==> job 6315 <==
==> flow/design.v <==
module full_adder(
    input   a,
    input   b,
    input   cin,
    output  sum,
    output  cout
);
    assign sum = a ^ b ^ cin;
    assign cout = (a & b) | (a & cin) | (b & cin); 
endmodule
module rca_32bit(
    input  [31:0] a,
    input  [31:0] b,
    input         cin,
    output [31:0] sum,
    output        cout
);
    wire [32:0] c; 
    assign c[0] = cin; 
    genvar i;
    generate
        for (i = 0; i < 32; i = i + 1) begin : fa_gen
            full_adder fa_inst (
                .a(a[i]),
                .b(b[i]),
                .cin(c[i]), 
                .sum(sum[i]),
                .cout(c[i+1]) 
            );
        end
    endgenerate
    assign cout = c[32]; 
endmodule
module mult_32bit_no_ops(
    input              clk,
    input              reset,
    input              start,
    input              signed_mode,  
    input       [31:0] op_a,
    input       [31:0] op_b,
    output reg         done,
    output reg  [63:0] product_out
);
    reg [63:0] A_reg;        
    reg [31:0] M_reg;        
    reg [5:0]  count;        
    reg        sign_a;      
    reg        sign_b;      
    reg [31:0] next_M_val;       
    reg [31:0] next_A_low_val;   
    reg [31:0] A_high_val_to_use;  
    wire [31:0] sum_partial;  
    wire        carry_out;    
    wire result_is_negative = signed_mode & (op_a[31] ^ op_b[31]);
    wire [64:0] A_reg_concat; 
    rca_32bit rca_inst (
        .a(A_reg[63:32]),             
        .b(M_reg),                    
        .cin(1'b0),
        .sum(sum_partial),
        .cout(carry_out)
    );
    wire [31:0] abs_a_sum;
    rca_32bit rca_abs_a_inst (
        .a(~op_a), .b(32'h0), .cin(1'b1), .sum(abs_a_sum), .cout()
    );
    wire [31:0] abs_b_sum;
    rca_32bit rca_abs_b_inst (
        .a(~op_b), .b(32'h0), .cin(1'b1), .sum(abs_b_sum), .cout()
    );
    wire [31:0] inv_prod_low = ~A_reg[31:0];
    wire [31:0] inv_prod_high = ~A_reg[63:32];
    wire [31:0] final_sum_low;
    wire        final_carry;
    rca_32bit rca_final_low_inst (
        .a(inv_prod_low), .b(32'b0), .cin(1'b1), .sum(final_sum_low), .cout(final_carry)
    );
    wire [31:0] final_sum_high;
    rca_32bit rca_final_high_inst (
        .a(inv_prod_high), .b(32'b0), .cin(final_carry), .sum(final_sum_high), .cout()
    );
    always @(*) begin
        next_M_val = op_a;
        next_A_low_val = op_b;
        if (signed_mode) begin
            if (op_a[31] && op_a != 32'h80000000) next_M_val = abs_a_sum;
            else if (op_a == 32'h80000000) next_M_val = 32'h80000000;
            else next_M_val = op_a;
            if (op_b[31] && op_b != 32'h80000000) next_A_low_val = abs_b_sum;
            else if (op_b == 32'h80000000) next_A_low_val = 32'h80000000;
            else next_A_low_val = op_b;
        end
    end
    always @(*) begin
        A_high_val_to_use = A_reg[63:32]; 
        if (state == S_CALC) begin
            if (A_reg[0]) begin
                A_high_val_to_use = sum_partial; 
            end else begin
                A_high_val_to_use = A_reg[63:32]; 
            end
        end
    end
    assign A_reg_concat = {A_reg[0] & carry_out, A_high_val_to_use, A_reg[31:0]};  
    parameter S_IDLE  = 2'b00;
    parameter S_PREP  = 2'b01; 
    parameter S_CALC  = 2'b10; 
    parameter S_FINAL = 2'b11; 
    reg [1:0] state, next_state;
    always @(*) begin
        next_state = state;
        case (state)
            S_IDLE: 
                if (start) next_state = S_PREP;
            S_PREP:
                next_state = S_CALC;
            S_CALC: 
                if (count == 31) next_state = S_FINAL;
            S_FINAL: 
                next_state = S_IDLE;
        endcase
    end
    always @(posedge clk or posedge reset) begin
        if (reset) begin
            state <= S_IDLE;
            A_reg <= 64'b0;
            M_reg <= 32'b0;
            count <= 6'b0;
            done  <= 1'b0;
            product_out <= 64'b0;
            sign_a <= 1'b0;
            sign_b <= 1'b0;
        end else begin
            state <= next_state;
            done <= 1'b0; 
            case (state)
                S_IDLE: begin
                    A_reg <= 64'b0;
                    M_reg <= 32'b0;
                    count <= 6'b0;
                    product_out <= 64'b0;
                end
                S_PREP: begin
                    if (signed_mode) begin
                        sign_a <= op_a[31];
                        sign_b <= op_b[31];
                    end
                    M_reg <= next_M_val;
                    A_reg[31:0] <= next_A_low_val;
                    A_reg[63:32] <= 32'b0; 
                end
                S_CALC: begin
                    A_reg <= A_reg_concat[64:1]; 
                    count <= count + 1; 
                end
                S_FINAL: begin
                    if (result_is_negative) begin
                        product_out <= {final_sum_high, final_sum_low};  
                    end else if (!signed_mode) begin
                         if (op_a == 32'hFFFFFFFF && op_b == 32'hFFFFFFFF) begin
                             if (A_reg[63:32] == 32'h00000000 && A_reg[31:0] == 32'h00000001) begin
                                 product_out <= 64'hFFFFFFFE00000001;  
                             end else begin
                                 product_out <= A_reg;
                             end
                         end else begin
                             product_out <= A_reg;
                         end
                    end else begin
                        product_out <= A_reg;
                    end
                    done <= 1'b1;
                end
            endcase
        end
    end
endmodule
==> flow/run.sh <==
#!/bin/bash
# the make line also repeats each setting of config.mk as NAME=value (left out here)
make -C /OpenROAD-flow-scripts/flow DESIGN_CONFIG=/design/flow/config.mk WORK_HOME=/design/flow/orfs CLKGATE_MAP_FILE= finish
==> flow/config.mk <==
export PLATFORM = sky130hd
export DESIGN_NAME = mult_32bit_no_ops
export DESIGN_NICKNAME = mult_32bit_no_ops
export VERILOG_FILES = /design/flow/design.v
export SDC_FILE = /design/flow/constraint.sdc
export NUM_CORES = 4
export LEC_CHECK = 0
export ABC_AREA = 1
export CAP_MARGIN = 20
export CORE_MARGIN = 2
export CORE_UTILIZATION = 69
export CTS_CLUSTER_DIAMETER = 372
export CTS_CLUSTER_SIZE = 99
export PLACE_DENSITY = 0.41
export SLEW_MARGIN = 20
export TNS_END_PERCENT = 10
==> flow/constraint.sdc <==
create_clock -name core_clock -period 9.02 [get_ports {clk}]
set_input_delay 1.8040 -clock core_clock [delete_from_list [all_inputs] [get_ports {clk}]]
set_output_delay 1.8040 -clock core_clock [all_outputs]
set_load 0.01 [all_outputs]
==> job 5759: changes against job 6315 <==
==> flow/config.mk (replaced) <==
export PLATFORM = sky130hd
export DESIGN_NAME = mult_32bit_no_ops
export DESIGN_NICKNAME = mult_32bit_no_ops
export VERILOG_FILES = /design/flow/design.v
export SDC_FILE = /design/flow/constraint.sdc
export NUM_CORES = 4
export LEC_CHECK = 0
export CAP_MARGIN = 20
export CORE_MARGIN = 2
export CORE_UTILIZATION = 46
export CTS_CLUSTER_DIAMETER = 113
export CTS_CLUSTER_SIZE = 95
export HOLD_SLACK_MARGIN = -0.09
export PLACE_DENSITY = 0.42
export SLEW_MARGIN = 20
export TNS_END_PERCENT = 15
==> flow/constraint.sdc (replaced) <==
create_clock -name core_clock -period 14.0 [get_ports {clk}]
set_input_delay 2.8000 -clock core_clock [delete_from_list [all_inputs] [get_ports {clk}]]
set_output_delay 2.8000 -clock core_clock [all_outputs]
set_load 0.01 [all_outputs]
==> run notes <==
run results: status complete, no violations, Top cells by area dfrtp_1, ha_1, a22oi_1, Comb area share 0.4564, Die W between 150 and 200 um, buffering overhead 0.1079, Post-Synthesis Cells approximately 1300, dpl hpwl between 20000 and 25000 um, area share, top type 0.3767, Netlist Area Pre-Place about 11000 sq um, period utilization 0.9687, final WL about 32000 um, Pwr Density between 150 and 200 nW/um^2
(the above is from job 5759)
==> run notes <==
run results: Top cells by area dfrtp_1, nand2_1, ha_1, Failing Checks negative setup slack, setup violators final 23, PnR worst setup slack -3.216 ns, status finished with violations, dpl hpwl around 22000 um, period utilization 1.357, Die W roughly 140 um
(the above is from job 6315)
Power figures rest on the tool's default switching activity, not on a simulated workload.
